==> flow/design.v <==
module rot_encoder
  #(parameter
    BAND_WIDTH = 32)
   (input logic                   sa,
    input logic                   sb,
    output logic [BAND_WIDTH-1:0] count,
    input logic                   clk,
    input logic                   rstn);
   logic [BAND_WIDTH-1:0]         count_r;
   logic [3:0]                    patern;
   logic [1:0]                    sa_q, sb_q;
   always_comb begin
      count  = count_r;
      patern = {sa_q[1], sb_q[1], sa_q[0], sb_q[0]};
   end
   always_ff @(posedge clk) begin
      if(!rstn) begin
         count_r <= 0;
         sa_q    <= 0;
         sb_q    <= 0;
      end
      else begin
         sa_q[1] <= sa_q[0];
         sb_q[1] <= sb_q[0];
         sa_q[0] <= sa;
         sb_q[0] <= sb;
         case(patern)
           4'b0010: count_r <= count_r + 1;
           4'b1011: count_r <= count_r + 1;
           4'b1101: count_r <= count_r + 1;
           4'b0100: count_r <= count_r + 1;
           4'b0001: count_r <= count_r - 1;
           4'b0111: count_r <= count_r - 1;
           4'b1110: count_r <= count_r - 1;
           4'b1000: count_r <= count_r - 1;
           default: count_r <= count_r;
         endcase
      end
   end
endmodule
module pwm_generator
  #(parameter
    BAND_WIDTH       = 32,
    PWM_PERIOD_CYCLE = 1000)
   (input logic [BAND_WIDTH-1:0] width,
    output logic                 pwm,
    input logic                  clk,
    input logic                  rstn);
   logic [BAND_WIDTH-1:0]        count_r;
   always_comb begin
      pwm = (count_r < width) ? 1 : 0;
   end
   always_ff @(posedge clk) begin
      if(!rstn) begin
         count_r <= 0;
      end
      else if(count_r < PWM_PERIOD_CYCLE) begin
         count_r <= count_r + 1;
      end
      else begin
         count_r <= 0;
      end
   end
endmodule
module p_controller
  #(parameter
    BAND_WIDTH         = 32,
    CLK_FREQ           = 100_000_000,
    ONE_ROTATION_PULSE = 630,  
    SAMPLING_RATE      = 100,  
    localparam
    PI_FIXED           = 804,  
    RESOLUTION         = 2 * PI_FIXED * SAMPLING_RATE / ONE_ROTATION_PULSE,
    UPDATE_INTERVAL    = CLK_FREQ / SAMPLING_RATE)
   (input  logic [31:0]           target_rot_v,
    input  logic [31:0]           p_gain,
    input  logic [31:0]           rot_cnt,
    output logic [BAND_WIDTH-1:0] pulse_width,
    input  logic                  clk,
    input  logic                  rstn);
   typedef enum logic [1:0] {STT_GET_ERROR,
                             STT_CALC_TERM,
                             STT_CALC_PULSE,
                             STT_WAIT} p_statetype;
   p_statetype  p_state;
   logic [31:0] cnt_r;
   logic        update_flag;
   logic [31:0] rot_cnt_r;
   logic signed [BAND_WIDTH*2-1:0] pulse_width_r, pulse_width_w;
   logic signed [BAND_WIDTH*2-1:0] rotate_samp_cnt_r;
   logic signed [BAND_WIDTH*2-1:0] error_w;
   logic signed [BAND_WIDTH*2-1:0] error_r, p_error_r;
   logic signed [BAND_WIDTH*2-1:0] p_term_r;
   logic signed [BAND_WIDTH*2-1:0] p_term_w;
   logic [31:0] p_gain_r;
   always_comb begin
      update_flag   = (cnt_r == UPDATE_INTERVAL) ? 1 : 0;
      error_w       = $signed(target_rot_v) - (rotate_samp_cnt_r * $signed(RESOLUTION));
      p_term_w      = ($signed(p_gain_r) * error_r);
      pulse_width_w = pulse_width_r + p_term_r;
      pulse_width   = pulse_width_r;
   end
   always_ff @(posedge clk) begin
      if(!rstn) begin
         p_state           <= STT_WAIT;
         cnt_r             <= 0;
         pulse_width_r     <= 0;
         rotate_samp_cnt_r <= 0;
         rot_cnt_r         <= 0;
         error_r           <= 0;
         p_error_r         <= 0;
         p_term_r          <= 0;
      end
      else begin
         p_gain_r <= p_gain;
         if(update_flag) begin
            cnt_r <= 0;
         end
         else begin
            cnt_r <= cnt_r + 1;
         end
         case(p_state)
           STT_GET_ERROR: begin
              p_error_r <= error_r;
              error_r   <= error_w;
              p_state <= STT_CALC_TERM;
           end
           STT_CALC_TERM: begin
              p_term_r <= p_term_w >>> 16;
              p_state  <= STT_CALC_PULSE;
           end
           STT_CALC_PULSE: begin
              pulse_width_r <= (target_rot_v != 0) ? pulse_width_w : 0;
              p_state       <= STT_WAIT;
           end
           STT_WAIT: begin
              if(update_flag) begin
                 rotate_samp_cnt_r <= $signed(rot_cnt) - $signed(rot_cnt_r);
                 rot_cnt_r         <= rot_cnt;
                 p_state           <= STT_GET_ERROR;
              end
           end
         endcase
      end
   end
endmodule
module motor_ctrl
  #(parameter
    CLK_FREQ = 100_000,
    localparam
    BAND_WIDTH         = 32,
    ONE_ROTATION_PULSE = 630,  
    SAMPLING_RATE      = 100,  
    PWM_PERIOD         = 40,   
    PWM_PERIOD_CYCLE   = (CLK_FREQ / 100_000) * PWM_PERIOD)
   (output logic                  pwm,
    output logic                  dir,
    output logic [BAND_WIDTH-1:0] pulse_width,
    output logic [BAND_WIDTH-1:0] rot_cnt,
    input  logic [31:0]           target_rot_v,
    input  logic [31:0]           p_gain,
    input  logic                  sa,
    input  logic                  sb,
    input  logic                  clk,
    input  logic                  rstn);
   logic [BAND_WIDTH-1:0] pwm_pulse_width;
   pwm_generator #(.BAND_WIDTH(BAND_WIDTH),
                   .PWM_PERIOD_CYCLE(PWM_PERIOD_CYCLE))
   pwm_gen_inst(.width(pwm_pulse_width),
                .pwm(pwm),
                .clk(clk),
                .rstn(rstn));
   rot_encoder #(.BAND_WIDTH(BAND_WIDTH))
   rot_encoder_inst(.sa(sa),
                    .sb(sb),
                    .count(rot_cnt),
                    .clk(clk),
                    .rstn(rstn));
   p_controller #(.BAND_WIDTH(BAND_WIDTH),
                  .CLK_FREQ(CLK_FREQ),
                  .ONE_ROTATION_PULSE(ONE_ROTATION_PULSE),
                  .SAMPLING_RATE(SAMPLING_RATE))
   p_ctrl_inst(.target_rot_v(target_rot_v),
               .p_gain(p_gain),
               .rot_cnt(rot_cnt),
               .pulse_width(pulse_width),
               .clk(clk),
               .rstn(rstn));
   always_comb begin
      dir             = pulse_width[31:31] ? 1'b1 : 1'b0;
      pwm_pulse_width = pulse_width[31:31] ? ~pulse_width : pulse_width;
   end
endmodule
==> flow/run.sh <==
#!/bin/bash
# the make line also repeats each setting of config.mk as NAME=value (left out here)
make -C /OpenROAD-flow-scripts/flow DESIGN_CONFIG=/design/flow/config.mk WORK_HOME=/design/flow/orfs CLKGATE_MAP_FILE= finish
==> flow/config.mk <==
export PLATFORM = sky130hd
export DESIGN_NAME = motor_ctrl
export DESIGN_NICKNAME = motor_ctrl
export VERILOG_FILES = /design/flow/design.v
export SDC_FILE = /design/flow/constraint.sdc
export NUM_CORES = 4
export LEC_CHECK = 0
export CAP_MARGIN = 20
export CELL_PAD_IN_SITES_DETAIL_PLACEMENT = 0
export CELL_PAD_IN_SITES_GLOBAL_PLACEMENT = 2
export CORE_ASPECT_RATIO = 0.55
export CORE_MARGIN = 2
export CORE_UTILIZATION = 64
export CTS_CLUSTER_DIAMETER = 56
export CTS_CLUSTER_SIZE = 65
export MIN_ROUTING_LAYER = met1
export PLACE_DENSITY_LB_ADDON = 0.14
export SETUP_SLACK_MARGIN = 0.81
export SLEW_MARGIN = 20
export TNS_END_PERCENT = 35
==> flow/constraint.sdc <==
create_clock -name core_clock -period 12.6 [get_ports {clk}]
set_input_delay 2.5200 -clock core_clock [delete_from_list [all_inputs] [get_ports {clk}]]
set_output_delay 2.5200 -clock core_clock [all_outputs]
set_load 0.01 [all_outputs]
==> results_dict.tcl, run 1 <==
# implementation run metrics
set metrics [dict create \
    yosys.area_share.simple_pct 15.5 \
    yosys_warnings 4 \
    synthFlopType "dfxtp_1" \
    ys_cells 5969 \
    ys.flops 313 \
    ys_sh_mux_pct 0.937 \
    synthTopCellsByArea "fa_1, dfxtp_1, ha_1, inv_1, nand2_1" \
    stop_stage "global placement without I/O (3_1_place_gp_skip_io)" \
    ys_chip_area_mm2 0.0545 \
    syn_inst 5969 \
    die_area_mm2 0.0875 \
    top_cell_area_share_pct 40.3 \
    synth-edff-count 32 \
    fp.dieH_um 220 \
    error_line "[ERROR FLW-0024] Place density exceeds 1.0 (current PLACE_DENSITY_LB_ADDON =  0.14). Please check if the value of  PLACE_DENSITY_LB_ADDON is between 0 and 0.99." \
    status "aborted with a tool error" \
    synth_area_mm2 0.0545 \
    aoi_share_pct 7.73 \
    yosysMostFrequentCell "inv_1" \
    synth.avg_cell_area_um2 9.12 \
    async_flop_share_pct 0 \
    fp_util_pct 64.5 \
    placementRows 79 \
    coreArea_mm2 0.0844 \
    ys_sh_xor_pct 4.23 \
    synth_cell_type_count 85 \
    synthAdderAreaFrac_pct 49.6 \
    ys_seq_share_pct 12.1 \
    die_width_um 397 \
    top_logic_kind "adder cells" \
    yosysTopAreaCell "fa_1" \
    common_cells "inv_1, fa_1, nand2_1" \
]
==> run 2, diff against run 1 <==
Settings changed: CELL_PAD_IN_SITES_GLOBAL_PLACEMENT 2 to unset, CORE_UTILIZATION 64 to 72, CTS_CLUSTER_DIAMETER 56 to 54, CTS_CLUSTER_SIZE 65 to 61, PLACE_DENSITY_LB_ADDON 0.14 to 0.03, SETUP_SLACK_MARGIN 0.81 to 0.25, TNS_END_PERCENT 35 to 5.
Clock period 12.6 ns to 4.96 ns, I/O delays scaled along.
==> results_dict.tcl, run 2 <==
# collected from the flow reports
set metrics [dict create \
    hold_depth 2 \
    period_used_pct 154 \
    vias 43891 \
    drt-pass1-iter-count 8 \
    clkTransAtPathRegs_ns 0.12 \
    crit_arrival_ns 8.22 \
    syn_inst 5969 \
    routed-wl-met3_um 17900 \
    clk_latency_ns 0.65 \
    async_flop_share_pct 0 \
    fp.dieH_um 208 \
    utilization_pct 84.7 \
    antenna_found_initial 7 \
    crit_start "p_ctrl_inst.p_gain_r[2]$_DFFE_PP_" \
    largestPowerGroup "registers" \
    startpoint_type "register" \
    viasPerCell 5.87 \
    first_iter_violations 4181 \
    slew_headroom_pct 24.5 \
    end_kind "register" \
    common_cells "inv_1, fa_1, nand2_1" \
    hold_viol_final 0 \
    tightest_slew_ns 1.13 \
    numPortBuffers 133 \
    aoi_share_pct 7.73 \
    hp-start "p_ctrl_inst.rot_cnt_r[19]$_SDFFE_PN0P_" \
    yosys_warnings 4 \
    synthTopCellsByArea "fa_1, dfxtp_1, ha_1, inv_1, nand2_1" \
    p_leak_nw 30.5 \
    top_logic_kind "adder cells" \
    fp_util_pct 73.1 \
    yosysMostFrequentCell "inv_1" \
    p_clk_mw 2.57 \
    cp.buffers_inverters 6 \
    setup_viol 64 \
    die_area_mm2 0.0780 \
    tool_warnings 44 \
    ys_cells 5969 \
    grt_util_all_layers_pct 40.1 \
    ys_sh_mux_pct 0.937 \
    cellPowerDensity_mw_per_mm2 118 \
    synthAdderAreaFrac_pct 49.6 \
    cp.depth 27 \
    synth.avg_cell_area_um2 9.12 \
    cts_made_buffers 26 \
    worstSetupPathType "register to register" \
    cts.htree.levels 1 \
    wl_per_cell_um 20.5 \
    required_ns 5.53 \
    clkSinkCount 313 \
    r2r_slack_ns -2.70 \
    drv_slew 0 \
    ys_chip_area_mm2 0.0545 \
    gp_congestion 0.951 \
    cts_root_buffer "clkbuf_16" \
    place_ws_ns -2.75 \
    wl_met1_um 62200 \
    grt_pass1_vias 46181 \
    yosysTopAreaCell "fa_1" \
    cp_slowest_cell "fa_1" \
    failed_checks "negative setup slack" \
    crit_family "adder cells" \
    die_width_um 375 \
    min_period_ns 7.66 \
    r2r-start "p_ctrl_inst.p_gain_r[2]$_DFFE_PP_" \
    num-nets-final 8034 \
    layout.cells.non_filler 7475 \
    place_area_mm2 0.0612 \
    synth-edff-count 32 \
    hold_path.class "register to register" \
    fin_skew_ns 0.0397 \
    timing.hold.ws_ns 0.459 \
    area_growth_pct 16.0 \
    switching_share_pct 36.9 \
    wl_met2_um 67500 \
    drtAntennaViolNets 0 \
    dp_cells 7403 \
    pwr-share-comb_pct 29.3 \
    maxCapViolations 0 \
    ys.flops 313 \
    cts_tree "built" \
    grt_max_degree 76 \
    hpwl_um 123000 \
    cpMostUsedCell "fa_1" \
    ys_sh_xor_pct 4.23 \
    seq_power_share_pct 36.3 \
    tns_ns -84.08 \
    peakVddDrop_uv 275 \
    crit_path_max_fanout 12 \
    ios 134 \
    synth_area_mm2 0.0545 \
    clock_path_buffers 3 \
    status "complete, but fails checks" \
    top_layer "met4" \
    fmax_mhz 131 \
    placementRows 74 \
    ctsHoldBuffers 0 \
    fin_ws_ns -2.70 \
    pg_comb_mw 2.18 \
    coreArea_mm2 0.0745 \
    total_power_mw 7.45 \
    seq_cell_power_mw 2.70 \
    ys_seq_share_pct 12.1 \
    synthFlopType "dfxtp_1" \
    stdcell_area_mm2 0.0632 \
    top_cell_area_share_pct 40.3 \
    wl_um 153000 \
    gr-total-overflow 0 \
    grt_pass1_wl_um 247000 \
    reg2reg_depth 27 \
    p_sw_mw 2.75 \
    power.share.clock_pct 34.5 \
    max_stage_delay_ns 0.58 \
    yosys.area_share.simple_pct 15.5 \
    worstHoldEndpoint "p_ctrl_inst.rot_cnt_r[19]$_SDFFE_PN0P_" \
    drc_errors 0 \
    rsz0062_at_grt "yes" \
    r2r-end "p_ctrl_inst.p_term_r[30]$_SDFFE_PN0P_" \
    synth_cell_type_count 85 \
    endpoint "p_ctrl_inst.p_term_r[30]$_SDFFE_PN0P_" \
    p_int_mw 4.70 \
]
run 2: cell type report:
| type | count | area [um2] |
|---|---|---|
| inverter | 1144 | 4300 |
| tap | 988 | 1240 |
| sequential | 313 | 6630 |
| antenna | 4 | 10.0 |
| fill | 4275 | 11400 |
| timing repair buffer | 721 | 6620 |
| clock inverter | 21 | 382 |
| clock buffer | 27 | 676 |
| multi-input combinational | 4257 | 43300 |
run 2: metal layers:
| layer | up-vias | GRT usage, % |
|---|---|---|
| met5 | - | 0 |
| met4 | 0 | 11.2 |
| met3 | 407 | 9.21 |
| met2 | 2429 | 60.8 |
| met1 | 21781 | 58.4 |
| li1 | 19274 | - |
run 2: timing repair:
| action | CTS | global route |
|---|---|---|
| setup buffers | 9 | 7 |
| hold endpoints to repair | 0 | 0 |
| resized | 101 | 75 |
| endpoints found under the setup margin | 69 | 71 |
| cloned | 2 | 2 |
| pin swaps | 35 | 36 |
==> run 3, diff against run 2 <==
Settings changed: CORE_UTILIZATION 72 to 64, CTS_CLUSTER_DIAMETER 54 to unset, CTS_CLUSTER_SIZE 61 to unset, PLACE_DENSITY_LB_ADDON 0.03 to 0.14, SETUP_SLACK_MARGIN 0.25 to 0.81, TNS_END_PERCENT 5 to unset.
Clock period 4.96 ns to 12.6 ns, I/O delays scaled along.
==> results_dict.tcl, run 3 <==
# collected from the flow reports
set metrics [dict create \
    setup_viol 0 \
    n_fill_cell 6728 \
    cts_resized 0 \
    hold_viol_final 0 \
    synthTopCellsByArea "fa_1, dfxtp_1, ha_1, inv_1, nand2_1" \
    gp_congestion 0.930 \
    fp_util_pct 64.5 \
    vias 40241 \
    rsz0062_at_grt "no" \
    hold_depth 2 \
    hpwl_um 110000 \
    drtAntennaViolNets 0 \
    r2r-end "p_ctrl_inst.p_term_r[24]$_SDFFE_PN0P_" \
    die_width_um 397 \
    cts_root_buffer "clkbuf_16" \
    seq_cell_power_mw 1.07 \
    worstHoldEndpoint "p_ctrl_inst.rot_cnt_r[30]$_SDFFE_PN0P_" \
    first_iter_violations 3323 \
    synthFlopType "dfxtp_1" \
    post-cts-setup-buffers 0 \
    maxCapViolations 0 \
    yosys.area_share.simple_pct 15.5 \
    worstSetupPathType "register to register" \
    ys_sh_xor_pct 4.23 \
    grt_max_degree 71 \
    startpoint_type "register" \
    clkTransAtPathRegs_ns 0.06 \
    status "complete, no violations" \
    die_area_mm2 0.0875 \
    cts.htree.levels 2 \
    synth.avg_cell_area_um2 9.12 \
    p_sw_uw 972 \
    top_logic_kind "adder cells" \
    ys_chip_area_mm2 0.0545 \
    wl_per_cell_um 19.6 \
    area_growth_pct 6.44 \
    required_ns 13.06 \
    grt_pass1_vias 41726 \
    seq_area_mm2 0.00660 \
    seq_power_share_pct 37.5 \
    period_used_pct 69.3 \
    top_cell_area_share_pct 40.3 \
    crit_family "adder cells" \
    gr-total-overflow 0 \
    cellPowerDensity_mw_per_mm2 49.2 \
    viasPerCell 5.65 \
    placementRows 79 \
    pwr-share-comb_pct 25.2 \
    hold_path.class "register to register" \
    yosysTopAreaCell "fa_1" \
    drc_errors 0 \
    min_period_ns 8.73 \
    ios 134 \
    num-nets-final 7528 \
    cpMostUsedCell "fa_1" \
    synth_cell_type_count 85 \
    wl_um 139000 \
    max_stage_delay_ns 0.71 \
    clock_path_buffers 3 \
    p_int_mw 1.88 \
    clkSinkCount 313 \
    ys_sh_mux_pct 0.937 \
    switching_share_pct 34.1 \
    r2r-start "p_ctrl_inst.p_gain_r[9]$_DFFE_PP_" \
    async_flop_share_pct 0 \
    endpoint "p_ctrl_inst.p_term_r[24]$_SDFFE_PN0P_" \
    numPortBuffers 133 \
    coreArea_mm2 0.0844 \
    slew_headroom_pct 31.3 \
    synth_area_mm2 0.0545 \
    cp_slowest_cell "edfxtp_1" \
    cts_tree "built" \
    fin_skew_ns 0.0463 \
    drt-pass1-iter-count 5 \
    grt_pass1_wl_um 230000 \
    cts_made_buffers 35 \
    reg2reg_depth 27 \
    crit_path_max_fanout 26 \
    p_clk_mw 1.06 \
    timing.hold.ws_ns 0.453 \
    ys_cells 5969 \
    r2r_slack_ns 3.87 \
    fmax_mhz 115 \
    common_cells "inv_1, fa_1, nand2_1" \
    cp.depth 27 \
    ys.flops 313 \
    synthAdderAreaFrac_pct 49.6 \
    hp-start "p_ctrl_inst.rot_cnt_r[30]$_SDFFE_PN0P_" \
    ys_seq_share_pct 12.1 \
    drv_slew 0 \
    largestPowerGroup "registers" \
    synth-edff-count 32 \
    clk_latency_ns 0.60 \
    peakVddDrop_uv 71.8 \
    cp.buffers_inverters 7 \
    antenna_found_initial 0 \
    crit_start "p_ctrl_inst.p_gain_r[9]$_DFFE_PP_" \
    p_leak_nw 27.6 \
    grt_util_all_layers_pct 33.6 \
    end_kind "register" \
    aoi_share_pct 7.73 \
    comb_area_mm2 0.0426 \
    syn_inst 5969 \
    tns_ns 0 \
    tool_warnings 41 \
    power.share.clock_pct 37.3 \
    ctsHoldBuffers 0 \
    tightest_slew_ns 1.00 \
    yosysMostFrequentCell "inv_1" \
    fp.dieH_um 220 \
    yosys_warnings 4 \
    pg_comb_uw 719 \
    crit_arrival_ns 9.19 \
]
==> run 3: layout make-up <==
class,instances,share of cell area [%]
Clock buffer,47,1.66
Multi-Input combinational cell,4257,73.5
Inverter,1144,7.41
Tap cell,1134,2.45
Sequential cell,313,11.4
Clock inverter,16,0.322
Antenna cell,1,0.00432
Timing Repair Buffer,206,3.24
==> run 3: routing by layer <==
metal / up-vias / global-route usage, % / wire length, um
li1: 18256 / - / -
met1: 20112 / 51.6 / 63700
met2: 1683 / 48.9 / 57900
met3: 190 / 7.16 / 14200
met4: 0 / 7.46 / 3330
met5: - / 0 / 0
==> run 3: per-stage QoR <==
step           cells  power (mW)  setup slack, ns  instance area [um2]  utilization, %
2_1_floorplan   5994        1.55             5.36                54600               -
3_3_place_gp    7054        1.77             4.20                56800            67.3
3_5_place_dp    7054        1.79             4.11                56800            67.3
4_1_cts         7117        2.85             4.07                58000            68.7
5_1_grt         7117        2.97             3.50                58000            68.7
6_report        7118        2.85             3.87                58000            68.7
==> run 4, diff against run 3 <==
Settings changed: CORE_UTILIZATION 64 to 72, CTS_CLUSTER_DIAMETER set to 54, CTS_CLUSTER_SIZE set to 61, PLACE_DENSITY_LB_ADDON 0.14 to 0.03, SETUP_SLACK_MARGIN 0.81 to 2.34.
Clock period 12.6 ns to 7.9 ns, I/O delays scaled along.
==> results_dict.tcl, run 4 <==
# collected from the flow reports
set metrics [dict create \
    grt_max_degree 108 \
    coreArea_mm2 0.0745 \
    synth_area_mm2 0.0545 \
    num-nets-final 7722 \
    yosysTopAreaCell "fa_1" \
    status "complete, no violations" \
    top_cell_area_share_pct 40.3 \
    hold_viol_final 0 \
    synthAdderAreaFrac_pct 49.6 \
    pwr-share-comb_pct 29.1 \
    clkSinkCount 313 \
    worstHoldEndpoint "p_ctrl_inst.rot_cnt_r[29]$_SDFFE_PN0P_" \
    cp_slowest_cell "fa_1" \
    crit_arrival_ns 8.07 \
    hold_depth 2 \
    synth-edff-count 32 \
    cellPowerDensity_mw_per_mm2 76.4 \
    numPortBuffers 133 \
    async_flop_share_pct 0 \
    seq_cell_power_mw 1.69 \
    p_int_mw 3.00 \
    slew_headroom_pct 24.1 \
    power.share.clock_pct 34.9 \
    r2r-end "p_ctrl_inst.p_term_r[14]$_SDFFE_PN0P_" \
    antenna_found_initial 5 \
    ys.flops 313 \
    clock_path_buffers 3 \
    common_cells "inv_1, fa_1, nand2_1" \
    largestPowerGroup "registers" \
    viasPerCell 5.96 \
    aoi_share_pct 7.73 \
    pg_comb_mw 1.37 \
    r2r_slack_ns 0.33 \
    die_width_um 375 \
    rsz0062_at_grt "yes" \
    ys_chip_area_mm2 0.0545 \
    hp-start "p_ctrl_inst.rot_cnt_r[29]$_SDFFE_PN0P_" \
    cp.buffers_inverters 11 \
    yosys_warnings 4 \
    p_sw_mw 1.70 \
    grt_pass1_vias 44170 \
    min_period_ns 7.57 \
    tightest_slew_ns 1.14 \
    setup_viol 0 \
    first_iter_violations 4219 \
    hpwl_um 113000 \
    drv_slew 0 \
    reg2reg_depth 32 \
    r2r-start "p_ctrl_inst.p_gain_r[8]$_DFFE_PP_" \
    area_growth_pct 13.1 \
    n_fill_cell 4453 \
    top_logic_kind "adder cells" \
    maxCapViolations 0 \
    p_leak_nw 29.1 \
    cts_made_buffers 28 \
    tns_ns 0 \
    hold_path.class "register to register" \
    peakVddDrop_uv 190 \
    cpMostUsedCell "fa_1" \
    worstSetupPathType "register to register" \
    wl_per_cell_um 21.2 \
    period_used_pct 95.9 \
    synth_cell_type_count 85 \
    drtAntennaViolNets 0 \
    clkTransAtPathRegs_ns 0.09 \
    end_kind "register" \
    total_power_mw 4.70 \
    gr-total-overflow 0 \
    crit_start "p_ctrl_inst.p_gain_r[8]$_DFFE_PP_" \
    yosysMostFrequentCell "inv_1" \
    seq_power_share_pct 36.0 \
    max_stage_delay_ns 0.53 \
    ys_sh_xor_pct 4.23 \
    ios 134 \
    ys_sh_mux_pct 0.937 \
    required_ns 8.40 \
    ys_cells 5969 \
    p_clk_mw 1.64 \
    wl_um 152000 \
    placementRows 74 \
    startpoint_type "register" \
    drc_errors 0 \
    synthTopCellsByArea "fa_1, dfxtp_1, ha_1, inv_1, nand2_1" \
    die_area_mm2 0.0780 \
    syn_inst 5969 \
    gp_congestion 0.959 \
    tool_warnings 47 \
    fin_skew_ns 0.0298 \
    synth.avg_cell_area_um2 9.12 \
    clk_latency_ns 0.64 \
    cts_root_buffer "clkbuf_16" \
    synthFlopType "dfxtp_1" \
    fmax_mhz 132 \
    fp.dieH_um 208 \
    fp_util_pct 73.1 \
    cts.htree.levels 1 \
    grt_pass1_wl_um 237000 \
    crit_family "adder cells" \
    cp.depth 32 \
    crit_path_max_fanout 6 \
    yosys.area_share.simple_pct 15.5 \
    drt-pass1-iter-count 7 \
    cts_tree "built" \
    ctsHoldBuffers 0 \
    endpoint "p_ctrl_inst.p_term_r[14]$_SDFFE_PN0P_" \
    vias 42735 \
    switching_share_pct 36.2 \
    ys_seq_share_pct 12.1 \
    grt_util_all_layers_pct 38.7 \
]
==> run 4: repair_timing <==
item | in CTS | in global routing
endpoints found under the hold margin | 0 | 0
setup buffers | 51 | 52
setup endpoints to repair | 53 | 59
gates resized | 138 | 178
pin swaps | 88 | 134
cloned | 8 | 10
==> run 4: cell type report <==
class	count	area (um2)	area share, %
Antenna cell	9	22.5	0.0366
Clock buffer	31	753	1.22
Clock inverter	21	337	0.547
Inverter	1144	4300	6.98
Multi-Input combinational cell	4257	43800	71.2
Sequential cell	313	6670	10.8
Tap cell	988	1240	2.01
Timing Repair Buffer	406	4410	7.16
Timing Repair inverter	1	5.00	0.00813
==> run 4: through the flow <==
stage,util [%],area [um2],cells,hold WS [ns],setup WS [ns]
floorplan,-,55200,5994,0.425,0.923
global placement,77.6,57800,6986,0.440,0.260
detailed placement,77.6,57800,6988,0.450,0.150
CTS,80.7,60200,7099,0.463,0.487
global route,82.6,61600,7162,0.478,0.122
finish,82.6,61600,7170,0.462,0.327
==> run 4: metal layers <==
metal | track usage [%] | wire length (um)
met1 | 57.0 | 60800
met2 | 57.3 | 65500
met3 | 10.4 | 20500
met4 | 9.61 | 5120
met5 | 0.243 | 0
==> run 5, diff against run 4 <==
Settings changed: CAP_MARGIN 20 to 0, CORE_ASPECT_RATIO 0.55 to 0.88, CTS_CLUSTER_SIZE 61 to 57, PLACE_DENSITY set to 0.35, PLACE_DENSITY_LB_ADDON 0.03 to unset, SETUP_SLACK_MARGIN 2.34 to 1.29, TNS_END_PERCENT set to 40.
Clock period 7.9 ns to 7.61 ns, I/O delays scaled along.
==> results_dict.tcl, run 5 <==
# collected from the flow reports
set metrics [dict create \
    status "complete, no violations" \
    clk_latency_ns 0.61 \
    switching_share_pct 34.8 \
    p_int_mw 3.23 \
    yosysTopAreaCell "fa_1" \
    cts_made_buffers 37 \
    cp.buffers_inverters 10 \
    tightest_slew_ns 0.971 \
    ctsHoldBuffers 0 \
    period_used_pct 97.4 \
    cpMostUsedCell "fa_1" \
    seq_cell_power_mw 1.77 \
    fp_util_pct 72.8 \
    fin_skew_ns 0.0380 \
    clkSinkCount 313 \
    aoi_share_pct 7.73 \
    max_stage_delay_ns 0.51 \
    min_period_ns 7.41 \
    yosys_warnings 4 \
    yosys.area_share.simple_pct 15.5 \
    die_width_um 297 \
    place_ws_ns 0.0781 \
    drt-pass1-iter-count 5 \
    grt_util_all_layers_pct 36.9 \
    endpoint "p_ctrl_inst.p_term_r[30]$_SDFFE_PN0P_" \
    async_flop_share_pct 0 \
    die_area_mm2 0.0779 \
    reg2reg_depth 30 \
    worstHoldEndpoint "p_ctrl_inst.rot_cnt_r[10]$_SDFFE_PN0P_" \
    yosysMostFrequentCell "inv_1" \
    drv_slew 0 \
    required_ns 8.12 \
    hpwl_um 109000 \
    cts_tree "built" \
    hold_path.class "register to register" \
    layout.cells.non_filler 7095 \
    crit_arrival_ns 7.92 \
    coreArea_mm2 0.0748 \
    ys.flops 313 \
    r2r-start "p_ctrl_inst.p_gain_r[9]$_DFFE_PP_" \
    gp_congestion 0.946 \
    cts_root_buffer "clkbuf_16" \
    tns_ns 0 \
    slew_headroom_pct 35.3 \
    synthFlopType "dfxtp_1" \
    tool_warnings 46 \
    viasPerCell 5.81 \
    drtAntennaViolNets 0 \
    hp-start "p_ctrl_inst.rot_cnt_r[10]$_SDFFE_PN0P_" \
    numPortBuffers 133 \
    synth-edff-count 32 \
    fmax_mhz 135 \
    common_cells "inv_1, fa_1, nand2_1" \
    hold_viol_final 0 \
    worstSetupPathType "register to register" \
    synth_cell_type_count 85 \
    drc_errors 0 \
    fin_ws_ns 0.200 \
    ys_sh_xor_pct 4.23 \
    cts.htree.levels 2 \
    placementRows 94 \
    synthTopCellsByArea "fa_1, dfxtp_1, ha_1, inv_1, nand2_1" \
    cellPowerDensity_mw_per_mm2 82.8 \
    startpoint_type "register" \
    cp_slowest_cell "fa_1" \
    cp.depth 30 \
    p_leak_nw 28.4 \
    num-nets-final 7629 \
    antenna_found_initial 1 \
    ys_sh_mux_pct 0.937 \
    largestPowerGroup "the clock network" \
    end_kind "register" \
    peakVddDrop_uv 185 \
    synth.avg_cell_area_um2 9.12 \
    seq_power_share_pct 35.8 \
    wl_um 138000 \
    ys_chip_area_mm2 0.0545 \
    wl_per_cell_um 19.4 \
    vias 41203 \
    p_clk_mw 1.93 \
    grt_pass1_vias 43187 \
    n_antenna_cell 0 \
    setup_viol 0 \
    r2r_slack_ns 0.20 \
    grt_max_degree 76 \
    gr-total-overflow 0 \
    ios 134 \
    crit_family "adder cells" \
    top_cell_area_share_pct 40.3 \
    clkTransAtPathRegs_ns 0.08 \
    ys_cells 5969 \
    dp_cells 6987 \
    crit_path_max_fanout 6 \
    r2r-end "p_ctrl_inst.p_term_r[30]$_SDFFE_PN0P_" \
    stdcell_area_mm2 0.0598 \
    place_area_mm2 0.0577 \
    hold_depth 2 \
    p_sw_mw 1.72 \
    syn_inst 5969 \
    power.share.clock_pct 39.0 \
    timing.hold.ws_ns 0.455 \
    synthAdderAreaFrac_pct 49.6 \
    grt_pass1_wl_um 227000 \
    ys_seq_share_pct 12.1 \
    area_growth_pct 9.76 \
    first_iter_violations 3398 \
    crit_start "p_ctrl_inst.p_gain_r[9]$_DFFE_PP_" \
    clock_path_buffers 3 \
    top_logic_kind "adder cells" \
    pwr-share-comb_pct 25.2 \
    synth_area_mm2 0.0545 \
    rsz0062_at_grt "yes" \
    fp.dieH_um 262 \
    pg_comb_mw 1.25 \
    maxCapViolations 0 \
]
## run 5: metal layers
layer  track usage, %  share of wire, %  vias to the layer above
met3             5.01               7.2                      394
met1             49.0                40                    20715
met5                0                 0                        -
li1                 -                 -                    18486
met2             61.6                48                     1608
met4             16.2               4.9                        0
## run 5: area by class of cell
class	instances	area, um2
clock buffer	40	968
inverter	1144	4300
sequential	313	6600
fill	5029	15000
clock inverter	28	345
multi-input combinational	4257	43100
tap	1008	1260
timing repair buffer	305	3220
## run 5: metrics by stage
stage          power (mW)  utilization, %
6_report             4.95            79.9
3_5_place_dp         2.97            77.2
4_1_cts              4.93            79.6
3_3_place_gp         2.95            77.2
5_1_grt              5.15            79.9
2_1_floorplan        2.60               -
## run 5: repair_timing
item / CTS / global route
resized: 45 / 24
endpoints found under the setup margin: 33 / 36
buffers inserted: 25 / 10
pin swaps: 45 / 27
gates cloned: 4 / 1
hold endpoints to repair: 0 / 0
==> run 6, diff against run 5 <==
Settings changed: CAP_MARGIN 0 to 20, CTS_CLUSTER_DIAMETER 54 to 97, CTS_CLUSTER_SIZE 57 to unset, PLACE_DENSITY 0.35 to unset, PLACE_DENSITY_LB_ADDON set to 0.0, SETUP_SLACK_MARGIN 1.29 to -0.53, TNS_END_PERCENT 40 to unset.
Clock period 7.61 ns to 5.34 ns, I/O delays scaled along.
==> results_dict.tcl, run 6 <==
# collected from the flow reports
set metrics [dict create \
    ys_seq_share_pct 12.1 \
    ys_sh_mux_pct 0.937 \
    yosys.area_share.simple_pct 15.5 \
    crit_family "adder cells" \
    power.share.clock_pct 37.3 \
    die_width_um 297 \
    viasPerCell 5.87 \
    stdcell_area_mm2 0.0634 \
    placementRows 94 \
    end_kind "register" \
    slew_headroom_pct 33.7 \
    synth.avg_cell_area_um2 9.12 \
    fin_ws_ns -2.29 \
    syn_inst 5969 \
    hold_depth 2 \
    period_used_pct 143 \
    hp-start "p_ctrl_inst.rot_cnt_r[28]$_SDFFE_PN0P_" \
    vias 43764 \
    yosys_warnings 4 \
    clkTransAtPathRegs_ns 0.06 \
    p_sw_mw 2.38 \
    drc_errors 0 \
    fp.dieH_um 262 \
    status "complete, but fails checks" \
    p_clk_mw 2.69 \
    cp.buffers_inverters 7 \
    synthFlopType "dfxtp_1" \
    peakVddDrop_uv 254 \
    wl_per_cell_um 20.4 \
    worstSetupPathType "register to register" \
    cp_slowest_cell "fa_1" \
    ys_cells 5969 \
    ctsHoldBuffers 0 \
    common_cells "inv_1, fa_1, nand2_1" \
    switching_share_pct 33.0 \
    grt_pass1_wl_um 239000 \
    clkSinkCount 313 \
    pwr-share-comb_pct 27.7 \
    tightest_slew_ns 0.994 \
    fp_util_pct 72.8 \
    failed_checks "negative setup slack" \
    largestPowerGroup "the clock network" \
    max_stage_delay_ns 0.56 \
    cpMostUsedCell "fa_1" \
    die_area_mm2 0.0779 \
    ys_chip_area_mm2 0.0545 \
    cts_made_buffers 38 \
    grt_pass1_vias 46176 \
    cp.depth 27 \
    hold_path.class "register to register" \
    required_ns 5.81 \
    fmax_mhz 131 \
    gr-total-overflow 0 \
    async_flop_share_pct 0 \
    crit_arrival_ns 8.10 \
    clk_latency_ns 0.58 \
    clock_path_buffers 3 \
    ys.flops 313 \
    r2r-start "p_ctrl_inst.p_gain_r[5]$_DFFE_PP_" \
    antenna_found_initial 2 \
    cts_tree "built" \
    area_growth_pct 16.4 \
    grt_max_degree 76 \
    cts_root_buffer "clkbuf_16" \
    startpoint_type "register" \
    ios 134 \
    p_int_mw 4.83 \
    crit_start "p_ctrl_inst.p_gain_r[5]$_DFFE_PP_" \
    yosysTopAreaCell "fa_1" \
    top_cell_area_share_pct 40.3 \
    cts.htree.levels 2 \
    hold_viol_final 0 \
    synth_area_mm2 0.0545 \
    drt-pass1-iter-count 9 \
    first_iter_violations 3490 \
    tool_warnings 44 \
    reg2reg_depth 27 \
    r2r_slack_ns -2.29 \
    maxCapViolations 0 \
    r2r-end "p_ctrl_inst.p_term_r[24]$_SDFFE_PN0P_" \
    utilization_pct 84.7 \
    seq_cell_power_mw 2.52 \
    synth_cell_type_count 85 \
    synthTopCellsByArea "fa_1, dfxtp_1, ha_1, inv_1, nand2_1" \
    ys_sh_xor_pct 4.23 \
    total_power_mw 7.20 \
    pg_comb_mw 2.00 \
    crit_path_max_fanout 6 \
    tns_ns -67.99 \
    rsz0062_at_grt "yes" \
    wl_um 152000 \
    aoi_share_pct 7.73 \
    hpwl_um 116000 \
    numPortBuffers 133 \
    fin_skew_ns 0.0315 \
    coreArea_mm2 0.0748 \
    num-nets-final 7986 \
    grt_util_all_layers_pct 38.8 \
    top_logic_kind "adder cells" \
    drtAntennaViolNets 0 \
    seq_power_share_pct 34.9 \
    p_leak_nw 30.3 \
    gp_congestion 0.965 \
    endpoint "p_ctrl_inst.p_term_r[24]$_SDFFE_PN0P_" \
    yosysMostFrequentCell "inv_1" \
    drv_slew 0 \
    place_ws_ns -2.29 \
    synth-edff-count 32 \
    cellPowerDensity_mw_per_mm2 114 \
    place_area_mm2 0.0607 \
    synthAdderAreaFrac_pct 49.6 \
    worstHoldEndpoint "p_ctrl_inst.rot_cnt_r[28]$_SDFFE_PN0P_" \
    min_period_ns 7.63 \
    setup_viol 54 \
]
## run 6: area by class of cell
class / instances / area [um2]
Antenna cell: 4 / 10.0
Clock buffer: 51 / 1030
Clock inverter: 17 / 211
Fill cell: 4322 / 11400
Inverter: 1144 / 4300
Multi-Input combinational cell: 4257 / 43700
Sequential cell: 313 / 6600
Tap cell: 1008 / 1260
Timing Repair Buffer: 661 / 6250
## run 6: layer usage
layer	track usage (%)	part of all wire, %	vias to the layer above
met2	65.3	48	2074
met1	49.8	37	21876
met5	0	0	-
met3	6.18	8.5	633
li1	-	-	19181
met4	19.1	6.1	0
## run 6: repair_timing
action	CTS	global route
endpoints found under the setup margin	39	45
gates resized	91	116
pin swaps	58	108
gates cloned	4	3
setup buffers	16	27
## run 6: stage by stage
step	hold WS, ns	cells
2_1_floorplan	0.425	5994
3_3_place_gp	0.442	7344
3_5_place_dp	0.446	7344
4_1_cts	0.455	7431
5_1_grt	0.468	7453
6_report	0.452	7455
==> run 7, diff against run 6 <==
Settings changed: CAP_MARGIN 20 to 0, SETUP_SLACK_MARGIN -0.53 to 1.29.
Clock period 5.34 ns to 7.73 ns, I/O delays scaled along.
==> results_dict.tcl, run 7 <==
# collected from the flow reports
set metrics [dict create \
    wl_per_cell_um 20.2 \
    clock_path_buffers 3 \
    p_clk_mw 2.02 \
    n_fill_cell 4821 \
    status "complete, no violations" \
    tns_ns 0 \
    power.share.clock_pct 39.8 \
    synthAdderAreaFrac_pct 49.6 \
    fin_skew_ns 0.0415 \
    numPortBuffers 133 \
    drc_errors 0 \
    ys_seq_share_pct 12.1 \
    worstSetupPathType "register to register" \
    coreArea_mm2 0.0748 \
    cp_slowest_cell "fa_1" \
    grt_pass1_vias 44628 \
    synth_area_mm2 0.0545 \
    tightest_slew_ns 1.11 \
    clk_latency_ns 0.61 \
    period_used_pct 97.2 \
    viasPerCell 5.87 \
    stdcell_area_mm2 0.0606 \
    yosys.area_share.simple_pct 15.5 \
    cp.depth 24 \
    drtAntennaViolNets 0 \
    vias 41916 \
    drv_slew 0 \
    hold_viol_final 0 \
    p_leak_nw 28.7 \
    max_stage_delay_ns 0.55 \
    rsz0062_at_grt "yes" \
    switching_share_pct 32.9 \
    async_flop_share_pct 0 \
    gp_congestion 0.958 \
    synth-edff-count 32 \
    synth_cell_type_count 85 \
    r2r-start "p_ctrl_inst.p_gain_r[13]$_DFFE_PP_" \
    fp.dieH_um 262 \
    yosys_warnings 4 \
    seq_cell_power_mw 1.74 \
    cts_tree "built" \
    area_growth_pct 11.2 \
    endpoint "p_ctrl_inst.p_term_r[30]$_SDFFE_PN0P_" \
    yosysTopAreaCell "fa_1" \
    cpMostUsedCell "fa_1" \
    peakVddDrop_uv 152 \
    fmax_mhz 133 \
    p_sw_mw 1.67 \
    seq_power_share_pct 34.4 \
    setup_viol 0 \
    grt_pass1_wl_um 235000 \
    die_width_um 297 \
    slew_headroom_pct 26.3 \
    crit_arrival_ns 7.97 \
    dp_cells 6985 \
    ios 134 \
    synth.avg_cell_area_um2 9.12 \
    min_period_ns 7.51 \
    ys_sh_xor_pct 4.23 \
    wl_met2_um 69500 \
    antenna_found_initial 0 \
    synthTopCellsByArea "fa_1, dfxtp_1, ha_1, inv_1, nand2_1" \
    routed-wl-met3_um 12000 \
    ys_chip_area_mm2 0.0545 \
    r2r_slack_ns 0.22 \
    hpwl_um 109000 \
    r2r-end "p_ctrl_inst.p_term_r[30]$_SDFFE_PN0P_" \
    placementRows 94 \
    gr-total-overflow 0 \
    tool_warnings 44 \
    comb_area_mm2 0.0434 \
    reg2reg_depth 24 \
    hold_depth 2 \
    ys_cells 5969 \
    clkTransAtPathRegs_ns 0.06 \
    pwr-share-comb_pct 25.7 \
    top_logic_kind "adder cells" \
    cp.buffers_inverters 4 \
    crit_start "p_ctrl_inst.p_gain_r[13]$_DFFE_PP_" \
    wl_met1_um 55100 \
    startpoint_type "register" \
    place_area_mm2 0.0577 \
    end_kind "register" \
    grt_max_degree 76 \
    drt-pass1-iter-count 6 \
    fin_ws_ns 0.218 \
    ys.flops 313 \
    fp_util_pct 72.8 \
    num-nets-final 7673 \
    place_ws_ns -0.113 \
    synthFlopType "dfxtp_1" \
    hp-start "p_ctrl_inst.rot_cnt_r[5]$_SDFFE_PN0P_" \
    cts_root_buffer "clkbuf_16" \
    top_layer "met4" \
    yosysMostFrequentCell "inv_1" \
    maxCapViolations 0 \
    total_power_mw 5.06 \
    common_cells "inv_1, fa_1, nand2_1" \
    required_ns 8.19 \
    cts.htree.levels 2 \
    clkSinkCount 313 \
    cellPowerDensity_mw_per_mm2 83.5 \
    largestPowerGroup "the clock network" \
    ys_sh_mux_pct 0.937 \
    syn_inst 5969 \
    crit_path_max_fanout 35 \
    hold_path.class "register to register" \
    seq_area_mm2 0.00661 \
    layout.cells.non_filler 7141 \
    top_cell_area_share_pct 40.3 \
    crit_family "adder cells" \
    wl_um 144000 \
    cp_cell_sequence "buf_12 > and2_4 > fa_1 > fa_1 > inv_1 > fa_1 > fa_1 > inv_1 > fa_1 > fa_1 > fa_1 > fa_1 > ha_1 > buf_4 > a21o_1 > a21oi_2 > o21ai_2 > a2111oi_4 > and3b_2 > o31a_2 > o21ai_2 > a221o_1 > nand4b_1 > o211ai_1" \
    cts_made_buffers 40 \
    aoi_share_pct 7.73 \
    worstHoldEndpoint "p_ctrl_inst.rot_cnt_r[5]$_SDFFE_PN0P_" \
    die_area_mm2 0.0779 \
    grt_util_all_layers_pct 38.4 \
    p_int_mw 3.39 \
    pg_comb_mw 1.30 \
    first_iter_violations 3190 \
]
## run 7: through the flow
step           hold WS (ns)  util, %
4_1_cts               0.455     80.6
6_report              0.455     81.0
2_1_floorplan         0.425        -
5_1_grt               0.469     81.0
3_3_place_gp          0.442     77.1
3_5_place_dp          0.446     77.1
## run 7: per-layer routing
layer | global-route usage, % | up-vias
met1 | 49.5 | 21102
met5 | 0 | -
met2 | 64.4 | 1820
li1 | - | 18540
met3 | 6.77 | 454
met4 | 17.6 | 0
## run 7: final cells by class
cell class / instances / share of cell area [%]
multi-input combinational: 4257 / 71.6
sequential: 313 / 10.9
inverter: 1144 / 7.09
timing repair buffer: 346 / 6.05
tap: 1008 / 2.08
clock buffer: 50 / 1.83
clock inverter: 22 / 0.442
antenna: 1 / 0.00413
## run 7: what timing repair did
action,in CTS,in global routing
hold buffers,0,0
gates cloned,12,3
pin swaps,51,28
gates resized,100,39
endpoints found under the hold margin,0,0
buffers inserted,62,6
setup endpoints to repair,33,33
==> run 8, diff against run 7 <==
Settings changed: CAP_MARGIN 0 to 20, CELL_PAD_IN_SITES_DETAIL_PLACEMENT 0 to unset, CELL_PAD_IN_SITES_GLOBAL_PLACEMENT set to 1, CORE_ASPECT_RATIO 0.88 to unset, CORE_UTILIZATION 72 to 18, CTS_CLUSTER_DIAMETER 97 to unset, GPL_ROUTABILITY_DRIVEN set to 0, MIN_ROUTING_LAYER met1 to met2, PLACE_DENSITY_LB_ADDON 0.0 to unset, SETUP_SLACK_MARGIN 1.29 to unset, SLEW_MARGIN 20 to 40.
Clock period 7.73 ns to 10.0 ns, I/O delays scaled along.
==> results_dict.tcl, run 8 <==
# collected from the flow reports
set metrics [dict create \
    grt_max_degree 76 \
    die_area_mm2 0.307 \
    num-nets-final 7562 \
    async_flop_share_pct 0 \
    crit_start "p_ctrl_inst.error_r[20]$_SDFFE_PN0P_" \
    drtAntennaViolNets 0 \
    ys_chip_area_mm2 0.0545 \
    ys.flops 313 \
    utilization_pct 20.7 \
    yosys_warnings 4 \
    total_power_mw 3.97 \
    first_iter_violations 6729 \
    clock_path_buffers 3 \
    crit_family "adder cells" \
    common_cells "inv_1, fa_1, nand2_1" \
    seq_power_share_pct 34.6 \
    tightest_slew_ns 0.887 \
    clkTransAtPathRegs_ns 0.06 \
    wl_per_cell_um 16.6 \
    cts_resized 0 \
    grt_pass1_vias 65033 \
    period_used_pct 84.9 \
    post-cts-setup-buffers 0 \
    cts.htree.levels 2 \
    vias 54780 \
    gr-total-overflow 0 \
    tns_ns 0 \
    pwr-share-comb_pct 23.6 \
    rsz0062_at_grt "no" \
    ios 134 \
    cts_root_buffer "clkbuf_16" \
    drc_errors 0 \
    cp.buffers_inverters 3 \
    peakVddDrop_uv 133 \
    comb_area_mm2 0.0426 \
    area_growth_pct 14.3 \
    p_sw_mw 1.37 \
    endpoint "p_ctrl_inst.p_term_r[24]$_SDFFE_PN0P_" \
    cp_cell_sequence "buf_4 > and2_1 > fa_1 > fa_1 > inv_1 > fa_1 > fa_1 > inv_1 > fa_1 > fa_1 > fa_1 > fa_1 > ha_1 > and3_1 > and3_1 > nand3_1 > a2111oi_1 > and3b_1 > o31ai_1 > a21oi_1 > nor2_1 > nor2_1 > a22o_1" \
    aoi_share_pct 7.73 \
    yosysTopAreaCell "fa_1" \
    synthFlopType "dfxtp_1" \
    seq_area_mm2 0.00662 \
    syn_inst 5969 \
    p_int_mw 2.61 \
    viasPerCell 5.47 \
    setup_viol 0 \
    synthAdderAreaFrac_pct 49.6 \
    ys_cells 5969 \
    max_stage_delay_ns 0.83 \
    reg2reg_depth 23 \
    ctsHoldBuffers 0 \
    largestPowerGroup "the clock network" \
    fp_util_pct 18.1 \
    tool_warnings 41 \
    worstSetupPathType "register to register" \
    clkSinkCount 313 \
    power.share.clock_pct 41.9 \
    crit_path_max_fanout 19 \
    cts_made_buffers 43 \
    synth-edff-count 32 \
    hp-start "p_ctrl_inst.rot_cnt_r[29]$_SDFFE_PN0P_" \
    grt_util_all_layers_pct 16.4 \
    switching_share_pct 34.4 \
    top_cell_area_share_pct 40.3 \
    slew_headroom_pct 40.8 \
    fp.dieH_um 554 \
    r2r-end "p_ctrl_inst.p_term_r[24]$_SDFFE_PN0P_" \
    crit_arrival_ns 9.01 \
    drv_slew 0 \
    yosys.area_share.simple_pct 15.5 \
    ys_sh_mux_pct 0.937 \
    fmax_mhz 118 \
    drt-pass1-iter-count 8 \
    numPortBuffers 133 \
    seq_cell_power_mw 1.37 \
    ys_seq_share_pct 12.1 \
    r2r_slack_ns 1.51 \
    p_clk_mw 1.66 \
    synthTopCellsByArea "fa_1, dfxtp_1, ha_1, inv_1, nand2_1" \
    wl_um 166000 \
    hold_path.class "register to register" \
    pg_comb_uw 936 \
    r2r-start "p_ctrl_inst.error_r[20]$_SDFFE_PN0P_" \
    cp_slowest_cell "dfxtp_1" \
    clk_latency_ns 0.66 \
    hold_viol_final 0 \
    status "complete, no violations" \
    cp.depth 23 \
    p_leak_nw 27.9 \
    maxCapViolations 0 \
    synth.avg_cell_area_um2 9.12 \
    min_period_ns 8.49 \
    coreArea_mm2 0.301 \
    synth_area_mm2 0.0545 \
    placementRows 201 \
    cts_tree "built" \
    end_kind "register" \
    required_ns 10.52 \
    yosysMostFrequentCell "inv_1" \
    worstHoldEndpoint "p_ctrl_inst.rot_cnt_r[29]$_SDFFE_PN0P_" \
    die_width_um 554 \
    cpMostUsedCell "fa_1" \
    hpwl_um 134000 \
    hold_depth 2 \
    fin_skew_ns 0.0496 \
    cellPowerDensity_mw_per_mm2 63.9 \
    startpoint_type "register" \
    antenna_found_initial 1 \
    grt_pass1_wl_um 260000 \
    ys_sh_xor_pct 4.23 \
    synth_cell_type_count 85 \
    n_fill_cell 32914 \
    timing.hold.ws_ns 0.452 \
    top_logic_kind "adder cells" \
]
## run 8: cell type report
type	instances	share of cell area (%)
inverters	1144	6.91
diodes	33	0.133
clock buffers	59	1.95
repair buffers	232	3.48
multi-input cells	4257	68.5
clock inverters	21	0.408
well taps	3958	7.96
flip-flops and latches	313	10.6
## run 8: metrics by stage
| stage | cells | worst slack, ns | area, um2 |
|---|---|---|---|
| floorplan | 5994 | 2.76 | 54600 |
| global placement | 9881 | 1.42 | 60400 |
| detailed placement | 9901 | 1.70 | 60600 |
| CTS | 9981 | 1.64 | 62100 |
| global route | 9984 | 1.04 | 62100 |
| finish | 10017 | 1.51 | 62200 |
## run 8: per-layer routing
layer | track usage (%) | wire length (um)
met5 | 2.86 | 986
met4 | 2.12 | 10500
met3 | 22.3 | 68200
met2 | 19.7 | 86800
met1 | - | 0
==> run 9, diff against run 8 <==
Settings changed: CELL_PAD_IN_SITES_DETAIL_PLACEMENT set to 0, CELL_PAD_IN_SITES_GLOBAL_PLACEMENT 1 to unset, CORE_ASPECT_RATIO set to 0.88, CORE_UTILIZATION 18 to 72, GPL_ROUTABILITY_DRIVEN 0 to unset, MIN_ROUTING_LAYER met2 to met1, PLACE_DENSITY_LB_ADDON set to 0.14, SETUP_SLACK_MARGIN set to 1.2, SLEW_MARGIN 40 to 20.
Clock period 10.0 ns to 7.89 ns, I/O delays scaled along.
==> results_dict.tcl, run 9 <==
# collected from the flow reports
set metrics [dict create \
    cts_made_buffers 37 \
    power.share.clock_pct 38.0 \
    ys_seq_share_pct 12.1 \
    yosysMostFrequentCell "inv_1" \
    max_stage_delay_ns 0.60 \
    maxCapViolations 0 \
    cp.buffers_inverters 5 \
    r2r_slack_ns 0.18 \
    status "complete, no violations" \
    fin_ws_ns 0.175 \
    grt_max_degree 76 \
    seq_power_share_pct 35.4 \
    tightest_slew_ns 0.960 \
    ys_sh_xor_pct 4.23 \
    period_used_pct 97.8 \
    hpwl_um 110000 \
    grt_pass1_vias 44871 \
    top_logic_kind "adder cells" \
    hp-start "p_ctrl_inst.rot_cnt_r[30]$_SDFFE_PN0P_" \
    wl_per_cell_um 20.9 \
    r2r-end "p_ctrl_inst.p_term_r[30]$_SDFFE_PN0P_" \
    ys_chip_area_mm2 0.0545 \
    ys_sh_mux_pct 0.937 \
    cts.htree.levels 2 \
    drc_errors 0 \
    hold_path.class "register to register" \
    syn_inst 5969 \
    endpoint "p_ctrl_inst.p_term_r[30]$_SDFFE_PN0P_" \
    cp_slowest_cell "fa_2" \
    p_int_mw 3.21 \
    fp_util_pct 72.8 \
    rsz0062_at_grt "yes" \
    area_growth_pct 11.1 \
    setup_viol 0 \
    clk_latency_ns 0.60 \
    gr-total-overflow 0 \
    cts_tree "built" \
    min_period_ns 7.71 \
    synth.avg_cell_area_um2 9.12 \
    pg_comb_mw 1.28 \
    synthTopCellsByArea "fa_1, dfxtp_1, ha_1, inv_1, nand2_1" \
    cellPowerDensity_mw_per_mm2 79.6 \
    synthFlopType "dfxtp_1" \
    synthAdderAreaFrac_pct 49.6 \
    utilization_pct 80.9 \
    yosys.area_share.simple_pct 15.5 \
    yosysTopAreaCell "fa_1" \
    clkSinkCount 313 \
    crit_arrival_ns 8.18 \
    worstHoldEndpoint "p_ctrl_inst.rot_cnt_r[30]$_SDFFE_PN0P_" \
    crit_family "adder cells" \
    drt-pass1-iter-count 8 \
    cts_root_buffer "clkbuf_16" \
    numPortBuffers 133 \
    coreArea_mm2 0.0748 \
    synth_cell_type_count 85 \
    antenna_found_initial 3 \
    cpMostUsedCell "fa_1" \
    cp.depth 26 \
    wl_um 150000 \
    timing.hold.ws_ns 0.452 \
    n_antenna_cell 0 \
    p_sw_mw 1.61 \
    placementRows 94 \
    hold_viol_final 0 \
    ios 134 \
    worstSetupPathType "register to register" \
    grt_pass1_wl_um 236000 \
    tool_warnings 44 \
    ctsHoldBuffers 0 \
    yosys_warnings 4 \
    clkTransAtPathRegs_ns 0.06 \
    peakVddDrop_uv 136 \
    clock_path_buffers 3 \
    viasPerCell 5.99 \
    p_clk_mw 1.83 \
    end_kind "register" \
    vias 42781 \
    drtAntennaViolNets 0 \
    die_area_mm2 0.0779 \
    common_cells "inv_1, fa_1, nand2_1" \
    drv_slew 0 \
    hold_depth 2 \
    dp_cells 6988 \
    pwr-share-comb_pct 26.5 \
    synth_area_mm2 0.0545 \
    first_iter_violations 3909 \
    die_width_um 297 \
    required_ns 8.36 \
    slew_headroom_pct 36.0 \
    crit_path_max_fanout 5 \
    synth-edff-count 32 \
    seq_cell_power_mw 1.71 \
    largestPowerGroup "the clock network" \
    ys_cells 5969 \
    async_flop_share_pct 0 \
    aoi_share_pct 7.73 \
    place_area_mm2 0.0576 \
    num-nets-final 7680 \
    grt_util_all_layers_pct 38.6 \
    reg2reg_depth 26 \
    gp_congestion 0.939 \
    crit_start "p_ctrl_inst.p_gain_r[5]$_DFFE_PP_" \
    startpoint_type "register" \
    r2r-start "p_ctrl_inst.p_gain_r[5]$_DFFE_PP_" \
    switching_share_pct 33.4 \
    fp.dieH_um 262 \
    place_ws_ns 0.0595 \
    fmax_mhz 130 \
    top_cell_area_share_pct 40.3 \
    layout.cells.non_filler 7145 \
    p_leak_nw 28.7 \
    ys.flops 313 \
    fin_skew_ns 0.0395 \
    stdcell_area_mm2 0.0605 \
]
==> run 9: repair_timing <==
item,in CTS,in global routing
setup buffers,51,25
pin swaps,37,67
resized,90,94
cloned,9,5
endpoints found under the setup margin,31,33
==> run 9: final cells by class <==
type	instances	area, um2
repair buffers	356	3740
flip-flops and latches	313	6610
clock inverters	14	164
well taps	1008	1260
fillers	4675	14300
clock buffers	53	1080
multi-input cells	4257	43400
inverters	1144	4300
==> run 9: per-stage QoR <==
step	power (mW)	setup TNS, ns
6_report	4.82	0
2_1_floorplan	2.51	0
5_1_grt	4.99	-0.0109
4_1_cts	4.75	0
3_3_place_gp	2.83	0
3_5_place_dp	2.86	0
==> run 9: layer usage <==
layer / GRT usage, % / routed length [um] / vias up
met5: 0 / 40 / -
met4: 18.8 / 9630 / 6
met3: 8.11 / 15200 / 687
met2: 64.3 / 70600 / 2177
met1: 48.9 / 54100 / 21352
li1: - / - / 18559
==> run 10, diff against run 9 <==
Settings changed: CELL_PAD_IN_SITES_DETAIL_PLACEMENT 0 to 1, CORE_ASPECT_RATIO 0.88 to unset, CORE_MARGIN 2 to 10, CORE_UTILIZATION 72 to 26, MIN_ROUTING_LAYER met1 to unset, PLACE_DENSITY set to 0.6, PLACE_DENSITY_LB_ADDON 0.14 to unset, SETUP_SLACK_MARGIN 1.2 to 2.15, SLEW_MARGIN 20 to 25.
Clock period 7.89 ns to 10.9 ns, I/O delays scaled along.
==> results_dict.tcl, run 10 <==
# collected from the flow reports
set metrics [dict create \
    placementRows 167 \
    required_ns 11.40 \
    crit_path_max_fanout 11 \
    ys.flops 313 \
    top_logic_kind "adder cells" \
    cpMostUsedCell "fa_1" \
    clk_latency_ns 0.64 \
    num-nets-final 7532 \
    crit_start "p_ctrl_inst.p_gain_r[31]$_DFFE_PP_" \
    pg_comb_uw 849 \
    fin_ws_ns 2.48 \
    async_flop_share_pct 0 \
    switching_share_pct 33.6 \
    max_stage_delay_ns 0.68 \
    synthFlopType "dfxtp_1" \
    top_cell_area_share_pct 40.3 \
    fmax_mhz 119 \
    cts_tree "built" \
    power.share.clock_pct 39.8 \
    period_used_pct 77.2 \
    cp.buffers_inverters 2 \
    place_area_mm2 0.0589 \
    tool_warnings 41 \
    startpoint_type "register" \
    r2r_slack_ns 2.48 \
    drc_errors 0 \
    cellPowerDensity_mw_per_mm2 57.6 \
    seq_power_share_pct 35.7 \
    grt_pass1_wl_um 267000 \
    hold_path.class "register to register" \
    synthAdderAreaFrac_pct 49.6 \
    endpoint "p_ctrl_inst.p_term_r[24]$_SDFFE_PN0P_" \
    hp-start "p_ctrl_inst.rot_cnt_r[8]$_SDFFE_PN0P_" \
    min_period_ns 8.42 \
    cp.depth 21 \
    fp.dieH_um 478 \
    synthTopCellsByArea "fa_1, dfxtp_1, ha_1, inv_1, nand2_1" \
    synth-edff-count 32 \
    p_int_mw 2.30 \
    synth_cell_type_count 85 \
    clock_path_buffers 3 \
    first_iter_violations 2026 \
    aoi_share_pct 7.73 \
    fin_skew_ns 0.0542 \
    clkSinkCount 313 \
    synth_area_mm2 0.0545 \
    ios 134 \
    yosys.area_share.simple_pct 15.5 \
    hold_depth 2 \
    grt_util_all_layers_pct 14.4 \
    grt_pass1_vias 47984 \
    viasPerCell 4.68 \
    worstSetupPathType "register to register" \
    ys_sh_mux_pct 0.937 \
    pwr-share-comb_pct 24.5 \
    cp_cell_sequence "inv_1 > fa_1 > fa_1 > fa_1 > fa_1 > inv_1 > fa_1 > fa_1 > fa_1 > fa_1 > ha_1 > and3_1 > and3_1 > nand3_1 > a2111oi_1 > and3b_1 > o31ai_1 > a21oi_1 > nor2_1 > nor2_1 > a22o_1" \
    largestPowerGroup "the clock network" \
    end_kind "register" \
    peakVddDrop_uv 117 \
    r2r-start "p_ctrl_inst.p_gain_r[31]$_DFFE_PP_" \
    area_growth_pct 10.7 \
    gp_congestion 0.884 \
    layout.cells.non_filler 8786 \
    ys_seq_share_pct 12.1 \
    drtAntennaViolNets 0 \
    die_area_mm2 0.228 \
    ys_chip_area_mm2 0.0545 \
    crit_arrival_ns 8.92 \
    slew_headroom_pct 24.8 \
    grt_max_degree 76 \
    yosysTopAreaCell "fa_1" \
    p_clk_mw 1.38 \
    rsz0062_at_grt "no" \
    tns_ns 0 \
    ys_sh_xor_pct 4.23 \
    timing.hold.ws_ns 0.453 \
    wl_per_cell_um 18.8 \
    place_ws_ns 2.42 \
    utilization_pct 29.0 \
    clkTransAtPathRegs_ns 0.06 \
    hold_viol_final 0 \
    vias 41097 \
    die_width_um 478 \
    numPortBuffers 133 \
    status "complete, no violations" \
    coreArea_mm2 0.208 \
    cp_slowest_cell "edfxtp_1" \
    setup_viol 0 \
    synth.avg_cell_area_um2 9.12 \
    cts_root_buffer "clkbuf_16" \
    stdcell_area_mm2 0.0603 \
    total_power_mw 3.47 \
    ys_cells 5969 \
    gr-total-overflow 0 \
    p_leak_nw 27.7 \
    crit_family "adder cells" \
    ctsHoldBuffers 0 \
    wl_um 165000 \
    drt-pass1-iter-count 5 \
    seq_cell_power_mw 1.24 \
    worstHoldEndpoint "p_ctrl_inst.rot_cnt_r[8]$_SDFFE_PN0P_" \
    common_cells "inv_1, fa_1, nand2_1" \
    hpwl_um 136000 \
    cts_made_buffers 39 \
    fp_util_pct 26.2 \
    yosysMostFrequentCell "inv_1" \
    antenna_found_initial 12 \
    drv_slew 0 \
    dp_cells 8703 \
    cts.htree.levels 2 \
    reg2reg_depth 21 \
    p_sw_mw 1.17 \
    tightest_slew_ns 1.13 \
    yosys_warnings 4 \
    syn_inst 5969 \
    maxCapViolations 0 \
    r2r-end "p_ctrl_inst.p_term_r[24]$_SDFFE_PN0P_" \
]
[run 10: metal layers]
metal  routed length, um  GRT usage [%]  up-vias
met5                  63              0        -
met4                6530           5.14       10
met3                7580           1.86      334
met2               84500           26.1      987
met1               66700           17.2    21515
li1                    -              -    18251
[run 10: final cells by class]
type	count	area [um2]
Timing Repair Buffer	206	1890
Tap cell	2788	3490
Sequential cell	313	6610
Fill cell	24481	147000
Inverter	1144	4300
Clock inverter	21	264
Multi-Input combinational cell	4257	42600
Clock buffer	51	1080
Antenna cell	6	15.0
[run 10: what timing repair did]
action                     CTS  global route
setup endpoints to repair    0             4
gates resized                0             2
buffers inserted             0             4
==> run 11, diff against run 10 <==
Settings changed: ABC_AREA set to 1, CELL_PAD_IN_SITES_DETAIL_PLACEMENT 1 to unset, CORE_MARGIN 10 to 2, CORE_UTILIZATION 26 to 72, CTS_CLUSTER_DIAMETER set to 340, CTS_CLUSTER_SIZE set to 100, PLACE_DENSITY 0.6 to 0.43, SETUP_SLACK_MARGIN 2.15 to unset, SLEW_MARGIN 25 to 20.
Clock period 10.9 ns to 5.56 ns, I/O delays scaled along.
==> results_dict.tcl, run 11 <==
# implementation run metrics
set metrics [dict create \
    die_area_mm2 0.0834 \
    aoi_share_pct 8.55 \
    common_cells "inv_1, nand2_1, fa_1" \
    top_logic_kind "adder cells" \
    placementRows 104 \
    error_line "[ERROR GRT-0232] Routing congestion too high. Check the congestion heatmap in the GUI." \
    yosys.area_share.simple_pct 16.9 \
    yosysMostFrequentCell "inv_1" \
    synthAdderAreaFrac_pct 46.3 \
    ys_chip_area_mm2 0.0584 \
    async_flop_share_pct 0 \
    synth_cell_type_count 60 \
    ys_cells 7573 \
    status "aborted with a tool error" \
    cts_root_buffer "clkbuf_16" \
    cts_made_buffers 7 \
    yosysTopAreaCell "fa_1" \
    fp_util_pct 72.6 \
    synth.avg_cell_area_um2 7.71 \
    syn_inst 7573 \
    ys_sh_xor_pct 2.10 \
    cts.htree.levels 1 \
    synthTopCellsByArea "fa_1, inv_1, nand2_1, dfxtp_1, ha_1" \
    top_cell_area_share_pct 37.5 \
    yosys_warnings 4 \
    hpwl_um 155000 \
    fp.dieH_um 289 \
    clkSinkCount 313 \
    numPortBuffers 133 \
    synth-edff-count 32 \
    synthFlopType "dfxtp_1" \
    gr-total-overflow 113 \
    ys_seq_share_pct 11.3 \
    die_width_um 289 \
    grt_util_all_layers_pct 63.8 \
    synth_area_mm2 0.0584 \
    clock_path_buffers 3 \
    dp_cells 9004 \
    ys_sh_mux_pct 0 \
    gp_congestion 1.02 \
    ios 134 \
    coreArea_mm2 0.0804 \
    stop_stage "global routing (5_1_grt)" \
    ys.flops 313 \
]
==> run 11: metrics by stage <==
| stage | utilization [%] | worst slack (ns) | cell area, um2 | TNS (ns) |
|---|---|---|---|---|
| after floorplan | - | -0.727 | 59600 | -15.87 |
| after CTS | 83.0 | -1.29 | 66800 | -35.19 |
| after global placement | 81.4 | -1.27 | 65400 | -34.30 |
| after detailed placement | 81.4 | -1.43 | 65400 | -38.58 |
==> run 11: repair_timing <==
| action | in CTS |
|---|---|
| resized | 207 |
| pin swaps | 114 |
| buffers inserted | 31 |
| hold buffers | 0 |
| cloned | 6 |
| setup endpoints to repair | 32 |
==> run 11: layer usage <==
metal,track usage (%),overflow
met1,63.9,6
met2,85.1,60
met3,46.5,5
met4,53.1,41
met5,33.2,1
No activity file was given, so power comes from the tool's default toggle rates.
